==> run P: inputs <==
// emaxi
module emaxi( 
   wr_wait, rd_wait, rr_access, rr_packet, m_axi_awid, m_axi_awaddr,
   m_axi_awlen, m_axi_awsize, m_axi_awburst, m_axi_awlock,
   m_axi_awcache, m_axi_awprot, m_axi_awqos, m_axi_awvalid, m_axi_wid,
   m_axi_wdata, m_axi_wstrb, m_axi_wlast, m_axi_wvalid, m_axi_bready,
   m_axi_arid, m_axi_araddr, m_axi_arlen, m_axi_arsize, m_axi_arburst,
   m_axi_arlock, m_axi_arcache, m_axi_arprot, m_axi_arqos,
   m_axi_arvalid, m_axi_rready,
   wr_access, wr_packet, rd_access, rd_packet, rr_wait, m_axi_aclk,
   m_axi_aresetn, m_axi_awready, m_axi_wready, m_axi_bid, m_axi_bresp,
   m_axi_bvalid, m_axi_arready, m_axi_rid, m_axi_rdata, m_axi_rresp,
   m_axi_rlast, m_axi_rvalid
   );
Settings: LEC_CHECK=0, CAP_MARGIN=20, CORE_MARGIN=2, CORE_UTILIZATION=33, GPL_ROUTABILITY_DRIVEN=1, PLACE_DENSITY_LB_ADDON=0.05, SETUP_SLACK_MARGIN=-0.17, SLEW_MARGIN=20; clock period 2.47 ns.
run.sh (not shown) runs the stock make flow with config.mk's settings and CLKGATE_MAP_FILE=.
==> inputs of run E, as changes to run P <==
CORE_UTILIZATION = 70   (was 33)
CTS_CLUSTER_SIZE = 14   (was default)
GPL_ROUTABILITY_DRIVEN = default   (was 1)
PLACE_DENSITY_LB_ADDON = default   (was 0.05)
SETUP_SLACK_MARGIN = default   (was -0.17)
==> flow/constraint.sdc (replaced) <==
create_clock -name core_clock -period 2.02 [get_ports {m_axi_aclk}]
set_input_delay 0.4040 -clock core_clock [delete_from_list [all_inputs] [get_ports {m_axi_aclk}]]
set_output_delay 0.4040 -clock core_clock [all_outputs]
set_load 0.01 [all_outputs]
==> qor summary <==
quantity                                                                    run P                     run E
Status                                                   finished with violations  finished with violations
Layout check failures                                                setup timing              setup timing
Non-clock buffer share of cell area                                         10.7%                     11.4%
CLK BUF                                                                       252                       249
Area Overhead vs Synth                                                      25.4%                     23.6%
Global router's overall resource usage                                      18.9%                     41.9%
Number of buffers outside the clock class in the layout                       820                       864
R2R Setup Slk                                                             0.05 ns                  -0.35 ns
Worst rel slew slack                                                        57.5%                     37.1%
Post-CTS Setup Bufs                                                             0                        52
Final GP Congestion                                                         0.772                     0.887
Die extent in x                                                            456 µm                    314 µm
Worst-skew pair later-pin latency                                         0.83 ns                   0.79 ns
Wirelength per Cell                                                       25.8 µm                   33.0 µm
Layout net count                                                            5,254                     5,274
Site Rows                                                                     165                       113
Path type of the worst setup path                         flip-flop to output pin    flip-flop to flip-flop
NetSw                                                                   26,700 µW                 34,400 µW
Detailed router's first-iteration violation count                           2,840                     7,111
Slew at the pin closest to its max-slew limit                            0.637 ns                  0.942 ns

---

==> inputs of v13 <==
Starting RTL as in the previous note.
## emaxi
module emaxi( 
   wr_wait, rd_wait, rr_access, rr_packet, m_axi_awid, m_axi_awaddr,
   m_axi_awlen, m_axi_awsize, m_axi_awburst, m_axi_awlock,
   m_axi_awcache, m_axi_awprot, m_axi_awqos, m_axi_awvalid, m_axi_wid,
   m_axi_wdata, m_axi_wstrb, m_axi_wlast, m_axi_wvalid, m_axi_bready,
   m_axi_arid, m_axi_araddr, m_axi_arlen, m_axi_arsize, m_axi_arburst,
   m_axi_arlock, m_axi_arcache, m_axi_arprot, m_axi_arqos,
   m_axi_arvalid, m_axi_rready,
   wr_access, wr_packet, rd_access, rd_packet, rr_wait, m_axi_aclk,
   m_axi_aresetn, m_axi_awready, m_axi_wready, m_axi_bid, m_axi_bresp,
   m_axi_bvalid, m_axi_arready, m_axi_rid, m_axi_rdata, m_axi_rresp,
   m_axi_rlast, m_axi_rvalid
   );
export LEC_CHECK = 0
export ABC_AREA = 1
export CAP_MARGIN = 20
export CORE_MARGIN = 2
export CORE_UTILIZATION = 72
export CTS_CLUSTER_SIZE = 75
export HOLD_SLACK_MARGIN = 0.29
export PLACE_DENSITY_LB_ADDON = 0.2
export SETUP_SLACK_MARGIN = -0.26
export SLEW_MARGIN = 20
create_clock -name core_clock -period 4.25 [get_ports {m_axi_aclk}]
==> inputs of v39, as changes to v13 <==
==> flow/config.mk (replaced) <==
export PLATFORM = sky130hd
export DESIGN_NAME = emaxi
export DESIGN_NICKNAME = emaxi
export VERILOG_FILES = /design/flow/design.v
export SDC_FILE = /design/flow/constraint.sdc
export NUM_CORES = 4
export LEC_CHECK = 0
export CAP_MARGIN = 20
export CORE_MARGIN = 2
export CORE_UTILIZATION = 72
export CTS_CLUSTER_DIAMETER = 316
export CTS_CLUSTER_SIZE = 14
export SETUP_SLACK_MARGIN = -0.14
export SLEW_MARGIN = 20
==> flow/constraint.sdc (replaced) <==
create_clock -name core_clock -period 2.02 [get_ports {m_axi_aclk}]
set_input_delay 0.4040 -clock core_clock [delete_from_list [all_inputs] [get_ports {m_axi_aclk}]]
set_output_delay 0.4040 -clock core_clock [all_outputs]
set_load 0.01 [all_outputs]
==> inputs of v34, as changes to v13 <==
--- a/flow/config.mk
+++ b/flow/config.mk
@@ -9,8 +9,6 @@
 export CAP_MARGIN = 20
 export CORE_MARGIN = 2
-export CORE_UTILIZATION = 72
+export CORE_UTILIZATION = 70
 export CTS_CLUSTER_SIZE = 75
-export HOLD_SLACK_MARGIN = 0.29
-export PLACE_DENSITY_LB_ADDON = 0.2
-export SETUP_SLACK_MARGIN = -0.26
+export SETUP_SLACK_MARGIN = 0.94
 export SLEW_MARGIN = 20
==> flow/constraint.sdc (replaced) <==
create_clock -name core_clock -period 5.68 [get_ports {m_axi_aclk}]
set_input_delay 1.1360 -clock core_clock [delete_from_list [all_inputs] [get_ports {m_axi_aclk}]]
set_output_delay 1.1360 -clock core_clock [all_outputs]
set_load 0.01 [all_outputs]
==> summary of the runs <==
The lowest register-to-register slack belongs to v39, the highest to v34.
The highest via count belongs to v13, the lowest to v39.
The lowest combinational power belongs to v34, the highest to v39.
Sequential cell count is the same in v13 and v34.
v34 finished with timing, DRC and antenna clean. v39 reached the layout checks and failed them: setup timing. v13 went through all stages and came out clean.
Of v34 and v13, v13 has the higher final cell count (gap 0.21%, measured against v13).
Between v34 and v39, the lower die size is in v39 (gap 6.3%, measured against v39).
Design area, highest first: v39, v13, v34.
Between v13 and v34, the lower non-clock buffer count is in v34 (gap 12).
In v34 the clock skew is lower than in v13, by 3.1 ps.
The lowest setup slack belongs to v39, the highest to v34.

---

==> inputs of run R <==
emaxi again, from the RTL that the note above started with.
export LEC_CHECK = 0
export ABC_AREA = 1
export CAP_MARGIN = 20
export CELL_PAD_IN_SITES_GLOBAL_PLACEMENT = 1
export CORE_ASPECT_RATIO = 1.26
export CORE_MARGIN = 2
export CORE_UTILIZATION = 30
export GPL_ROUTABILITY_DRIVEN = 0
export MAX_ROUTING_LAYER = met5
export MIN_ROUTING_LAYER = met2
export PLACE_DENSITY_LB_ADDON = 0.02
export SETUP_SLACK_MARGIN = -0.06
export SLEW_MARGIN = 20
export TNS_END_PERCENT = 60
create_clock -name core_clock -period 2.16 [get_ports {m_axi_aclk}]
==> inputs of run Z, as changes to run R <==
==> flow/config.mk (replaced) <==
export PLATFORM = sky130hd
export DESIGN_NAME = emaxi
export DESIGN_NICKNAME = emaxi
export VERILOG_FILES = /design/flow/design.v
export SDC_FILE = /design/flow/constraint.sdc
export NUM_CORES = 4
export LEC_CHECK = 0
export ABC_AREA = 1
export CAP_MARGIN = 20
export CORE_MARGIN = 2
export CORE_UTILIZATION = 70
export CTS_CLUSTER_SIZE = 88
export PLACE_DENSITY = 0.38
export SLEW_MARGIN = 20
==> flow/constraint.sdc (replaced) <==
create_clock -name core_clock -period 2.02 [get_ports {m_axi_aclk}]
set_input_delay 0.4040 -clock core_clock [delete_from_list [all_inputs] [get_ports {m_axi_aclk}]]
set_output_delay 0.4040 -clock core_clock [all_outputs]
set_load 0.01 [all_outputs]
==> inputs of run B, as changes to run R <==
==> flow/config.mk (replaced) <==
export PLATFORM = sky130hd
export DESIGN_NAME = emaxi
export DESIGN_NICKNAME = emaxi
export VERILOG_FILES = /design/flow/design.v
export SDC_FILE = /design/flow/constraint.sdc
export NUM_CORES = 4
export LEC_CHECK = 0
export CAP_MARGIN = 20
export CORE_MARGIN = 2
export CORE_UTILIZATION = 56
export SLEW_MARGIN = 20
==> flow/constraint.sdc (replaced) <==
create_clock -name core_clock -period 3.6 [get_ports {m_axi_aclk}]
set_input_delay 0.7200 -clock core_clock [delete_from_list [all_inputs] [get_ports {m_axi_aclk}]]
set_output_delay 0.7200 -clock core_clock [all_outputs]
set_load 0.01 [all_outputs]
==> ci_impl_report.md <==
## PnR job results

| Metric | Value |
|---|---|
| Dpl cells | `8208` |
| Seq/total area | `56.26%` |
| Metal2 WL | `110300 um` |
| Crit path from | `fifo_async.rd_addr[0]$_DFFE_PN0P_` |
| Clock group | `0.0313 W` |
| Post-synth top area share | `59.56%` |
| Post-Syn Area | `0.06982 mm2` |
| Most instantiated cells after synthesis | `2362 x nand2_1, 1385 x edfxtp_1, 760 x nand3_1` |
| Met3 WL post-DR | `36730 um` |
| Signal buffers | `912` |
| Setup-violating endpoint count in the final report | `41` |
| Worst R2R Path Depth | `10` |
| SO Viols | `negative setup slack` |
| Slack of the critical path | `-0.3514 ns` |
| Status | `complete, but fails checks` |
(the above is from run Z)
==> ci_impl_report.md <==
## PnR job results

| Metric | Value |
|---|---|
| Status | `complete, but fails checks` |
| SO Viols | `negative setup slack` |
| Met3 WL post-DR | `114300 um` |
| Dpl cells | `10100` |
| Final Hold Viols | `0` |
| Metal2 WL | `134900 um` |
| Seq/total area | `54.71%` |
| Signal buffers | `1008` |
| Slack of the critical path | `-0.08605 ns` |
| Final Util | `38.81%` |
| Setup-violating endpoint count in the final report | `32` |
| Clock group | `0.0343 W` |
| Most instantiated cells after synthesis | `2362 x nand2_1, 1385 x edfxtp_1, 760 x nand3_1` |
(the above is from run R)
==> ci_impl_report.md <==
## PnR job results

| Metric | Value |
|---|---|
| Seq/total area | `61.09%` |
| Internal power | `0.04027 W` |
| Setup-violating endpoint count in the final report | `0` |
| Metal2 WL | `82820 um` |
| Final layout net count | `5028` |
| Metal-1 WL | `71220 um` |
| Met3 WL post-DR | `11770 um` |
| Worst R2R Path Depth | `6` |
| Post-Syn Area | `0.06748 mm2` |
| Signal buffers | `610` |
| Post-synth top area share | `61.63%` |
| Clock group | `0.0186 W` |
| Invs w/o clock | `22` |
| Most instantiated cells after synthesis | `1385 x edfxtp_1, 422 x mux2i_1, 354 x dfxtp_1` |
| Dpl cells | `6138` |
| Status | `no timing/DRC/antenna violations` |
| Flops & latches, synth | `1754` |
| Crit path from | `wvalid_b$_SDFFE_PN0P_` |
| Slack of the critical path | `0.5790 ns` |
(the above is from run B)

---

==> run a <==
Starting RTL as in the previous note.
export LEC_CHECK = 0
export CAP_MARGIN = 30
export CORE_MARGIN = 2
export CORE_UTILIZATION = 34
export CTS_CLUSTER_DIAMETER = 119
export GPL_TIMING_DRIVEN = 0
export MIN_ROUTING_LAYER = met2
export PLACE_DENSITY_LB_ADDON = 0.25
export SETUP_SLACK_MARGIN = -0.37
export SLEW_MARGIN = 20
export TNS_END_PERCENT = 35
create_clock -name core_clock -period 5.54 [get_ports {m_axi_aclk}]
==> run b: changes against run a <==
ABC_AREA = 1   (was not set)
CAP_MARGIN = 20   (was 30)
CORE_UTILIZATION = 57   (was 34)
CTS_CLUSTER_DIAMETER = not set   (was 119)
GPL_TIMING_DRIVEN = not set   (was 0)
MIN_ROUTING_LAYER = not set   (was met2)
PLACE_DENSITY_LB_ADDON = not set   (was 0.25)
SETUP_SLACK_MARGIN = not set   (was -0.37)
TNS_END_PERCENT = 5   (was 35)
==> flow/constraint.sdc (replaced) <==
create_clock -name core_clock -period 4.62 [get_ports {m_axi_aclk}]
set_input_delay 0.9240 -clock core_clock [delete_from_list [all_inputs] [get_ports {m_axi_aclk}]]
set_output_delay 0.9240 -clock core_clock [all_outputs]
set_load 0.01 [all_outputs]
==> run c: changes against run a <==
CAP_MARGIN = 20   (was 30)
CORE_UTILIZATION = 72   (was 34)
CTS_CLUSTER_DIAMETER = not set   (was 119)
CTS_CLUSTER_SIZE = 15   (was not set)
GPL_TIMING_DRIVEN = not set   (was 0)
MIN_ROUTING_LAYER = not set   (was met2)
SETUP_SLACK_MARGIN = not set   (was -0.37)
TNS_END_PERCENT = not set   (was 35)
==> flow/constraint.sdc (replaced) <==
create_clock -name core_clock -period 2.22 [get_ports {m_axi_aclk}]
set_input_delay 0.4440 -clock core_clock [delete_from_list [all_inputs] [get_ports {m_axi_aclk}]]
set_output_delay 0.4440 -clock core_clock [all_outputs]
set_load 0.01 [all_outputs]
==> run d: changes against run a <==
CAP_MARGIN = 20   (was 30)
CORE_UTILIZATION = 60   (was 34)
CTS_CLUSTER_DIAMETER = not set   (was 119)
GPL_TIMING_DRIVEN = not set   (was 0)
MIN_ROUTING_LAYER = not set   (was met2)
PLACE_DENSITY_LB_ADDON = not set   (was 0.25)
SETUP_SLACK_MARGIN = 0.94   (was -0.37)
TNS_END_PERCENT = not set   (was 35)
==> flow/constraint.sdc (replaced) <==
create_clock -name core_clock -period 3.55 [get_ports {m_axi_aclk}]
set_input_delay 0.7100 -clock core_clock [delete_from_list [all_inputs] [get_ports {m_axi_aclk}]]
set_output_delay 0.7100 -clock core_clock [all_outputs]
set_load 0.01 [all_outputs]
==> notes.org <==
#+TITLE: Physical design notes

** Layout
- Seq area share :: 60.3%
- The number of multi-input combinational cells in the layout is 4194.
- Storage cell area :: just under 0.05 mm^2

** Setup path
- Sort of element at the start of the critical path :: input pin
- Crit Reg-Reg Endpoint :: fifo_async.mem.generic.memory_dp.rd_dout[18]$_DFFE_PP_

** Drt
- Routed wire per std cell :: approximately 23 um

** Yosys
- Fraction of synthesized cell area taken by the top area cell type :: about three fifths

** Run status
- The flow ran to the end and the layout has no timing, DRC or antenna violations.

** Placement
- Inst Count DP :: between 8000 and 9000

** Power
- Per the OpenROAD power report, leakage power amounts to 30.9 nW.
- Sw Ratio :: roughly a third

** Floorplan
- The floorplan report lists the tap cell count as approximately 1600.
- Chip Width :: around 350 um
- Row count :: 128
# the run above: run b

==> notes.org <==
#+TITLE: Physical design notes

** Timing
- Endpoints with negative setup slack in the final report add up to slightly above 600.
- Worst setup margin :: -0.594 ns

** Floorplan
- The floorplan has approximately 110 rows.
- In this run the horizontal extent of the chip is between 300 and 400 um.

** Yosys
- Fraction of synthesized cell area taken by the top area cell type :: 61.6%

** Run status
- The flow ran to the end, but the layout failed its checks.
- Violated checks :: negative setup slack

** Power
- Switching power as a fraction of the total was reported as around 33%.

** Placement
- Including well taps, the total number of placed cells is 5968.
# the run above: run c

==> notes.org <==
#+TITLE: Physical design notes

** Yosys
- After technology mapping, the gate count stands at around 4200.

** CTS
- In this run, post-CTS repair resized a total of 0 instances.

** Floorplan
- The flow inserted 2640 tap cells.
- Per the OpenROAD floorplan log, the width of the die is ~450 um.

** Run status
- The flow ran to the end and the layout has no timing, DRC or antenna violations.

** Placement
- Inst Count DP :: about 7500

** Layout
- For this run, the share of the core covered by cells in the final layout is between 40% and 50%.
- Seq area share :: between 50% and 60%
- The number of multi-input combinational cells in the layout is 2140.

** Setup path
- Sort of element at the start of the critical path :: flop

** Power
- Sw Ratio :: between 30% and 40%
- Static Leakage :: 28.8 nW
- Of the total power, combinational logic draws about 28%.

** Drt
- The script logs the mean routed wire length per placed instance as 27.0 um.
# the run above: run a

==> notes.org <==
#+TITLE: Physical design notes

** Floorplan
- The floorplan has 123 rows.
- The floorplan report lists the tap cell count as about 1500.

** Setup path
- Sort of element at the start of the critical path :: flop
- Critical Path Sink :: rd_wait
- Crit Reg-Reg Endpoint :: fifo_async.mem.generic.memory_dp.rd_dout[34]$_DFFE_PP_

** Layout
- In the final layout, flip-flops and latches take up 61.3% of the cell area.
- Storage cell area :: 0.0491 mm^2
- Relative area of non-clock buffer cells in the final design :: 8.01%

** Run status
- Status :: no timing/DRC/antenna violations

** Worst hold path
- Count of cells along the worst hold path :: 0

** Yosys
- Fraction of synthesized cell area taken by the top area cell type :: 61.6%
- Before any placement, the netlist area is recorded as 0.0675 mm^2.

** Power
- Static Leakage :: ~27 nW
- Max power group :: sequential cells
- The switching portion of total power comes to about 29%.
# the run above: run d

No activity file was given, so power comes from the tool's default toggle rates.
